// labyrinth_car
module labyrinth_car
(
	input  		 clk	,
	input  		 rst	,	 
	input  		 echoR,
	input  		 echoL,
	input  		 echoM,
	output 		 trigR,	 
	output 		 trigL,
	output 		 trigM,
	output 		 Tx	,
	output [3:0] motors_PWM,
	output 		 led,
	output 		 buzzer
);
wire [ 7:0] dataTransmit;
wire 			TxEnable 	;
wire [11:0] distanceR	;
wire [11:0] distanceL	;
wire [11:0] distanceM	;
wire 			endR 			;
wire 			endL			;
wire 			endM			;
wire [27:0]	duty			;
UART_Tx UART_Transmitter(
	.i_Clock(clk)        	,
	.i_Reset(rst)        	,
	.i_TX_DV(TxEnable)     	,
	.i_TX_Byte(dataTransmit),
	.o_TX_Serial(Tx) 		,
	.o_TX_Done()
);
algoritamKretanja AK
(
	.clk(clk)		,
	.rst(rst)		,
	.USR(distanceR),
	.USL(distanceL),
	.USM(distanceM),
	.endR(endR)		,
	.endL(endL)		,
	.endM(endM)		,
	.TxEnable(TxEnable)	,
	.TxData(dataTransmit),
	.duty(duty),
	.led(led),
	.buzzer(buzzer)
);
hcsr04 UltrasonicR
(
	.clk(clk)		,
	.rst(rst)		,
	.echoPin(echoR),
	.trigPin(trigR),
	.o_distance(distanceR),
	.M_end(endR)
);
hcsr04 UltrasonicL
(
	.clk(clk)		,
	.rst(rst)		,
	.echoPin(echoL),
	.trigPin(trigL),
	.o_distance(distanceL),
	.M_end(endL)
);
hcsr04 UltrasonicM
(
	.clk(clk)		,
	.rst(rst)		,
	.echoPin(echoM),
	.trigPin(trigM),
	.o_distance(distanceM),
	.M_end(endM)
);
PWM_generator PWM
(
	.clk(clk)	,
	.rst(rst)	,
	.duty(duty)	,
	.IN(motors_PWM)
);
endmodule
Size in the first run: ~2,500 cells after synthesis, roughly 320 flip-flops, ~15 I/O pins, roughly 20,000 um^2 of cells after synthesis.
Settings: LEC_CHECK=0, ABC_AREA=0, CAP_MARGIN=10, CORE_ASPECT_RATIO=0.79, CORE_MARGIN=10, CORE_UTILIZATION=49, GPL_ROUTABILITY_DRIVEN=1, GPL_TIMING_DRIVEN=1, MAX_ROUTING_LAYER=met4, SLEW_MARGIN=20; clock period 10.0 ns.
run.sh (not shown) runs the stock make flow with config.mk's settings and CLKGATE_MAP_FILE=.
The baseline completed with no timing, DRC or antenna violations.
==> next run, changes <==
ABC_AREA = 1   (was 0)
CAP_MARGIN = 35   (was 10)
CELL_PAD_IN_SITES_DETAIL_PLACEMENT = 2   (was unset)
CELL_PAD_IN_SITES_GLOBAL_PLACEMENT = 2   (was unset)
CORE_ASPECT_RATIO = 0.6   (was 0.79)
CORE_MARGIN = 7   (was 10)
CORE_UTILIZATION = 50   (was 49)
MAX_ROUTING_LAYER = unset   (was met4)
PLACE_DENSITY_LB_ADDON = 0.25   (was unset)
SLEW_MARGIN = 25   (was 20)
- Now the flow aborted during global placement without I/O
- die area came out lower by a few percent
- synthesized cell count came out higher by about a fifth
- area after synthesis came out higher slightly

## run A
labyrinth_car again, from the RTL that the note above started with.
export LEC_CHECK = 0
export ABC_AREA = 1
export CAP_MARGIN = 35
export CELL_PAD_IN_SITES_DETAIL_PLACEMENT = 2
export CELL_PAD_IN_SITES_GLOBAL_PLACEMENT = 2
export CORE_ASPECT_RATIO = 1.63
export CORE_MARGIN = 7
export CORE_UTILIZATION = 50
export GPL_ROUTABILITY_DRIVEN = 1
export GPL_TIMING_DRIVEN = 0
export PLACE_DENSITY_LB_ADDON = 0.25
export SLEW_MARGIN = 20
create_clock -name core_clock -period 10.0 [get_ports {clk}]
Run A never completed; the flow aborted with a tool error in global placement without I/O (3_1_place_gp_skip_io).
#### Input delta (run B over run A)
# run A
export LEC_CHECK = 0
export ABC_AREA = 1
export CAP_MARGIN = 35
export CELL_PAD_IN_SITES_DETAIL_PLACEMENT = 2
export CELL_PAD_IN_SITES_GLOBAL_PLACEMENT = 2
export CORE_ASPECT_RATIO = 1.63
export CORE_MARGIN = 7
export CORE_UTILIZATION = 50
export GPL_ROUTABILITY_DRIVEN = 1
export GPL_TIMING_DRIVEN = 0
export PLACE_DENSITY_LB_ADDON = 0.25
export SLEW_MARGIN = 20
create_clock -name core_clock -period 10.0 [get_ports {clk}]
# run B
export LEC_CHECK = 0
export ABC_AREA = 1
export CAP_MARGIN = 10
export CORE_ASPECT_RATIO = 0.79
export CORE_MARGIN = 10
export CORE_UTILIZATION = 49
export CTS_CLUSTER_DIAMETER = 282
export GPL_ROUTABILITY_DRIVEN = 1
export GPL_TIMING_DRIVEN = 1
export MAX_ROUTING_LAYER = met5
export SLEW_MARGIN = 20
create_clock -name core_clock -period 10.0 [get_ports {clk}]
==> results <==
- Run B -> run A: synthesized area delta 0, exact match
- Diff run B..run A | area reported by Yosys stat | negligible
- [compare] base=run A new=run B: effective utilization at floorplan saw a decrease; die boundary height saw a decrease; area fraction in and, or, nand and nor cells saw little to no change.
- Run A → run B: overall die width climbed about 45%, number of core rows has decreased, synthesized cell count shows no meaningful change, core region area increased by 2.3% relative to the old numbers.
- In run B relative to run A, die area had gone up by a little under 10%.
- Run B completed every stage of the flow, and the final layout passed the timing, DRC and antenna checks.
- Number of enable-type register cells in the synthesized netlist: run B vs run A — no meaningful difference
Relative to run B, the following input files were edited for run C:
# run B
export LEC_CHECK = 0
export ABC_AREA = 1
export CAP_MARGIN = 10
export CORE_ASPECT_RATIO = 0.79
export CORE_MARGIN = 10
export CORE_UTILIZATION = 49
export CTS_CLUSTER_DIAMETER = 282
export GPL_ROUTABILITY_DRIVEN = 1
export GPL_TIMING_DRIVEN = 1
export MAX_ROUTING_LAYER = met5
export SLEW_MARGIN = 20
create_clock -name core_clock -period 10.0 [get_ports {clk}]
# run C
export LEC_CHECK = 0
export CAP_MARGIN = 20
export CORE_MARGIN = 2
export CORE_UTILIZATION = 67
export SLEW_MARGIN = 20
create_clock -name core_clock -period 6.74 [get_ports {clk}]
### Flow results
- No run among run C and run B stopped early or left any final violation; all are clean.
- For run B, the endpoint of the most critical setup path was PWM.IN[1]$_SDFF_PP0_, unlike run C, where it was PWM.IN[3]$_SDFF_PP0_.
- Run C: number of cells on the critical path lower than run B
- Origin of the worst setup path = AK.duty[21]$_SDFFE_PP0P_: run C; origin of the worst setup path = AK.duty[11]$_SDFFE_PP0P_: run B
- Run B → run C: power in combinational cells up 37%; total via count in the routed design fell 5.5%.
- Of the two values seen for busiest layer in global routing, met1 was produced by run B and met2 by run C.
> inputs changed (run C -> run D)
# run C
export LEC_CHECK = 0
export CAP_MARGIN = 20
export CORE_MARGIN = 2
export CORE_UTILIZATION = 67
export SLEW_MARGIN = 20
create_clock -name core_clock -period 6.74 [get_ports {clk}]
# run D
export LEC_CHECK = 0
export CAP_MARGIN = 20
export CORE_MARGIN = 2
export CORE_UTILIZATION = 72
export SLEW_MARGIN = 20
create_clock -name core_clock -period 8.07 [get_ports {clk}]
==> comparison <==
- Changes observed in run D relative to run C: share of power burned in the clock network decreased by 0.8 points relative to the old numbers, finished layout cell area decreased by 69 um^2 relative to the old numbers, vias per cell increased by 0.070 relative to the old numbers, routed wire length increased by 0.97% relative to the old numbers, combined global-route utilization of all metal layers increased by 1.9 points relative to the old numbers.
[inputs] run E vs run D
# run D
export LEC_CHECK = 0
export CAP_MARGIN = 20
export CORE_MARGIN = 2
export CORE_UTILIZATION = 72
export SLEW_MARGIN = 20
create_clock -name core_clock -period 8.07 [get_ports {clk}]
# run E
export LEC_CHECK = 0
export ABC_AREA = 1
export CAP_MARGIN = 20
export CORE_MARGIN = 2
export CORE_UTILIZATION = 72
export CTS_CLUSTER_SIZE = 10
export PLACE_DENSITY = 0.36
export SLEW_MARGIN = 20
create_clock -name core_clock -period 3.25 [get_ports {clk}]
==> comparison <==
- Measured against each other, run E and run D differ in yosys stat chip area, the higher figure coming from run E.
- The run showing the greater total power of the final layout is run E.
- Overall via count from detail_route (run E over run D): increase, 16%
- Relative to run D, count of plain and timing-repair buffers in the layout increased by 149 in run E.
- The flow for run E finished, though final verification flagged setup timing.
- Looking at met1 track utilization from global routing across run E and run D, the one that comes out higher is run E.
- Final worst setup slack ended up 4.19 ns lower on run E than on run D.
- Count of placed standard cells in the final layout, fillers left out in run E is 587 higher than in run D

labyrinth_car again, from the RTL that the note above started with.
Settings: LEC_CHECK=0, ABC_AREA=1, CAP_MARGIN=0, CORE_ASPECT_RATIO=0.9, CORE_MARGIN=2, CORE_UTILIZATION=72, CTS_CLUSTER_DIAMETER=181, GPL_ROUTABILITY_DRIVEN=0, PLACE_DENSITY=0.38, SLEW_MARGIN=20; clock period 3.77 ns.
The baseline finished but fails on setup timing.
==> next run, changes <==
--- a/flow/config.mk
+++ b/flow/config.mk
@@ -7,5 +7,5 @@
 export LEC_CHECK = 0
 export ABC_AREA = 1
-export CAP_MARGIN = 0
+export CAP_MARGIN = 20
 export CORE_ASPECT_RATIO = 0.9
 export CORE_MARGIN = 2
@@ -13,4 +13,5 @@
 export CTS_CLUSTER_DIAMETER = 181
 export GPL_ROUTABILITY_DRIVEN = 0
-export PLACE_DENSITY = 0.38
+export PLACE_DENSITY_LB_ADDON = 0.14
+export SETUP_SLACK_MARGIN = 1.27
 export SLEW_MARGIN = 20
==> flow/constraint.sdc (replaced) <==
create_clock -name core_clock -period 4.46 [get_ports {clk}]
set_input_delay 0.8920 -clock core_clock [delete_from_list [all_inputs] [get_ports {clk}]]
set_output_delay 0.8920 -clock core_clock [all_outputs]
set_load 0.01 [all_outputs]
What happened: The new run completed, yet does not pass: setup timing. Total power shrinks by 16%. Die size does not change. Setup slack improved by 0.62 ns. Non-clock buffer count shrinks by 78. Clock skew grows by 0.0094 ns. Register-to-register slack improved by 0.62 ns. Hold slack got worse by 0.014 ns.
==> next run, changes <==
--- a/flow/config.mk
+++ b/flow/config.mk
@@ -8,10 +8,7 @@
 export ABC_AREA = 1
 export CAP_MARGIN = 20
-export CORE_ASPECT_RATIO = 0.9
 export CORE_MARGIN = 2
 export CORE_UTILIZATION = 72
-export CTS_CLUSTER_DIAMETER = 181
 export GPL_ROUTABILITY_DRIVEN = 0
-export PLACE_DENSITY_LB_ADDON = 0.14
-export SETUP_SLACK_MARGIN = 1.27
+export PLACE_DENSITY_LB_ADDON = 0.11
 export SLEW_MARGIN = 20
==> flow/constraint.sdc (replaced) <==
create_clock -name core_clock -period 3.87 [get_ports {clk}]
set_input_delay 0.7740 -clock core_clock [delete_from_list [all_inputs] [get_ports {clk}]]
set_output_delay 0.7740 -clock core_clock [all_outputs]
set_load 0.01 [all_outputs]
Result:
- The new run finished with setup timing left
- flip-flop count does not change
- sequential power rises by 15%
- synthesized cell count stays the same
- non-clock buffer count rises by 81
- count of clock-buffer cells in the layout rises by 2
- critical path depth rises by 2
==> next run, changes <==
--- a/flow/config.mk
+++ b/flow/config.mk
@@ -6,9 +6,7 @@
 export NUM_CORES = 4
 export LEC_CHECK = 0
-export ABC_AREA = 1
 export CAP_MARGIN = 20
 export CORE_MARGIN = 2
 export CORE_UTILIZATION = 72
-export GPL_ROUTABILITY_DRIVEN = 0
-export PLACE_DENSITY_LB_ADDON = 0.11
+export PLACE_DENSITY = 0.92
 export SLEW_MARGIN = 20
==> flow/constraint.sdc (replaced) <==
create_clock -name core_clock -period 8.06 [get_ports {clk}]
set_input_delay 1.6120 -clock core_clock [delete_from_list [all_inputs] [get_ports {clk}]]
set_output_delay 1.6120 -clock core_clock [all_outputs]
set_load 0.01 [all_outputs]
What happened:
- The changed run completed with no timing, DRC or antenna violations
- critical path depth is lower by 2
- sequential cell count is unchanged
- first-iteration DRC count is lower by 6.8%
- die size is lower by 0.69%
- global-route usage is lower by 2.6 points
- maximum frequency is lower by 8.9%

== job 945 ==
Starting RTL as in the previous note.
clock: 10.0 ns
lec_check: 0
abc_area: 1
cap_margin: 10
core_aspect_ratio: 0.79
core_margin: 10
core_utilization: 40
gpl_routability_driven: 0
gpl_timing_driven: 0
max_routing_layer: met4
slew_margin: 20
Modified inputs, job 6732 compared to job 945
Settings: a deleted MAX_ROUTING_LAYER that had been met4; a deleted GPL_TIMING_DRIVEN that had been 0; a change of CORE_MARGIN from 10 to 2; a deleted GPL_ROUTABILITY_DRIVEN that had been 0; a deleted ABC_AREA that had been 1; a deleted CORE_ASPECT_RATIO that had been 0.79; a change of CAP_MARGIN from 10 to 20; a change of the clock period (ns, I/O delays scaled along) from 10.0 to 5.06.
Notes after the runs:
On area fraction in compound gates after synthesis: between job 945 and job 6732, it ends up higher for job 6732.
Looking at peak-usage layer in the global routing report, the met1 result is from job 945; the met2 one comes from job 6732.
The post-route worst setup slack of job 6732 was inferior to that of job 945.
[compare] base=job 945 new=job 6732: mux cell area share after synthesis saw an increase; first-iteration DRC count went down 23%; count of port buffers added during placement moved up.
Compared with job 945, in job 6732 data arrival at the endpoint of the critical path now sits lower; synthesized cell count now sits lower; final instance area now sits lower; total via count in the routed design now sits lower.
Cmp job 6732 vs job 945: number of clock buffer instances in the layout lower in job 6732
The following lists how job 3307 was set up differently from job 6732:
Settings: putting SETUP_SLACK_MARGIN at 0.71 where nothing was set; putting CTS_CLUSTER_SIZE at 25 where nothing was set; swapping 40 for 72 in CORE_UTILIZATION; swapping 5.06 for 6.74 in the clock period (ns, I/O delays scaled along).
- Looking at the reports, job 3307 completed the entire flow and the layout it produced met the timing, DRC and antenna checks.
- Looking at start point of the critical path, the AK.duty[14]$_SDFFE_PP0P_ result is from job 6732; the AK.duty[2]$_SDFFE_PP0P_ one comes from job 3307.
- Job 3307 vs job 6732: cell-internal power down by more than 10%
- In the metrics for job 6732 and job 3307, the one carrying the higher worst-case headroom to the max-slew limit is job 6732.
- From job 6732 to job 3307 the numbers moved as follows: die size now sits lower; instance count of the mapped netlist now sits at about the same level.
- Job 6732 has higher period utilization than job 3307.
- Worst setup slack sits higher in job 3307 than in job 6732.
- Between job 6732 and job 3307, the worst reg-to-reg setup slack is lower for job 6732.

labyrinth_car again, from the RTL that the note above started with.
// labyrinth_car
module labyrinth_car
(
	input  		 clk	,
	input  		 rst	,	 
	input  		 echoR,
	input  		 echoL,
	input  		 echoM,
	output 		 trigR,	 
	output 		 trigL,
	output 		 trigM,
	output 		 Tx	,
	output [3:0] motors_PWM,
	output 		 led,
	output 		 buzzer
);
clock: 10.0 ns
lec_check: 0
abc_area: 1
cap_margin: 35
cell_pad_in_sites_detail_placement: 1
cell_pad_in_sites_global_placement: 2
core_aspect_ratio: 0.87
core_margin: 7
core_utilization: 50
gpl_routability_driven: 1
gpl_timing_driven: 0
place_density_lb_addon: 0.25
slew_margin: 20
The first run died in global placement without I/O (3_1_place_gp_skip_io) with FLW-0024.
Next try:
Settings changed: ABC_AREA 1 to not set, CAP_MARGIN 35 to 25, CELL_PAD_IN_SITES_DETAIL_PLACEMENT 1 to not set, CELL_PAD_IN_SITES_GLOBAL_PLACEMENT 2 to not set, CORE_ASPECT_RATIO 0.87 to not set, CORE_UTILIZATION 50 to 40, GPL_ROUTABILITY_DRIVEN 1 to 0, GPL_TIMING_DRIVEN 0 to not set, PLACE_DENSITY_LB_ADDON 0.25 to not set.
The changed run passed the timing, DRC and antenna checks.
Die area came out higher by 22%.
Synthesized cell count goes down by 14%.
Synthesized area decreases by 0.70%.

Starting RTL as in the previous note.
## labyrinth_car
module labyrinth_car
(
	input  		 clk	,
	input  		 rst	,	 
	input  		 echoR,
	input  		 echoL,
	input  		 echoM,
	output 		 trigR,	 
	output 		 trigL,
	output 		 trigM,
	output 		 Tx	,
	output [3:0] motors_PWM,
	output 		 led,
	output 		 buzzer
);
wire [ 7:0] dataTransmit;
wire 			TxEnable 	;
wire [11:0] distanceR	;
wire [11:0] distanceL	;
wire [11:0] distanceM	;
wire 			endR 			;
wire 			endL			;
wire 			endM			;
wire [27:0]	duty			;
UART_Tx UART_Transmitter(
	.i_Clock(clk)        	,
	.i_Reset(rst)        	,
	.i_TX_DV(TxEnable)     	,
	.i_TX_Byte(dataTransmit),
	.o_TX_Serial(Tx) 		,
	.o_TX_Done()
);
algoritamKretanja AK
(
	.clk(clk)		,
	.rst(rst)		,
	.USR(distanceR),
	.USL(distanceL),
	.USM(distanceM),
	.endR(endR)		,
	.endL(endL)		,
	.endM(endM)		,
	.TxEnable(TxEnable)	,
	.TxData(dataTransmit),
	.duty(duty),
	.led(led),
	.buzzer(buzzer)
);
hcsr04 UltrasonicR
(
	.clk(clk)		,
	.rst(rst)		,
	.echoPin(echoR),
	.trigPin(trigR),
	.o_distance(distanceR),
	.M_end(endR)
);
hcsr04 UltrasonicL
(
	.clk(clk)		,
	.rst(rst)		,
	.echoPin(echoL),
	.trigPin(trigL),
	.o_distance(distanceL),
	.M_end(endL)
);
hcsr04 UltrasonicM
(
	.clk(clk)		,
	.rst(rst)		,
	.echoPin(echoM),
	.trigPin(trigM),
	.o_distance(distanceM),
	.M_end(endM)
);
PWM_generator PWM
(
	.clk(clk)	,
	.rst(rst)	,
	.duty(duty)	,
	.IN(motors_PWM)
);
endmodule
export LEC_CHECK = 0
export CAP_MARGIN = 20
export CORE_MARGIN = 2
export CORE_UTILIZATION = 70
export CTS_CLUSTER_SIZE = 32
export SETUP_SLACK_MARGIN = 1.95
export SLEW_MARGIN = 20
create_clock -name core_clock -period 6.74 [get_ports {clk}]
Then changed:
--- a/flow/config.mk
+++ b/flow/config.mk
@@ -10,3 +10 @@
-export CORE_UTILIZATION = 70
-export CTS_CLUSTER_SIZE = 32
-export SETUP_SLACK_MARGIN = 1.95
+export CORE_UTILIZATION = 55
==> flow/constraint.sdc (replaced) <==
create_clock -name core_clock -period 5.06 [get_ports {clk}]
set_input_delay 1.0120 -clock core_clock [delete_from_list [all_inputs] [get_ports {clk}]]
set_output_delay 1.0120 -clock core_clock [all_outputs]
set_load 0.01 [all_outputs]
Effect:
- power rises by 38%
- cell area falls by 0.33%
- flip-flop count does not change
- die size rises by 27%
- global-route usage falls by 6.1 points
- clock power rises by 43%
- register-to-register slack loses 1600 ps
- synthesized cell count does not change
- clock skew falls by 5.3 ps
- via count falls by 3.6%
Power is estimated from default activity; no workload was simulated.
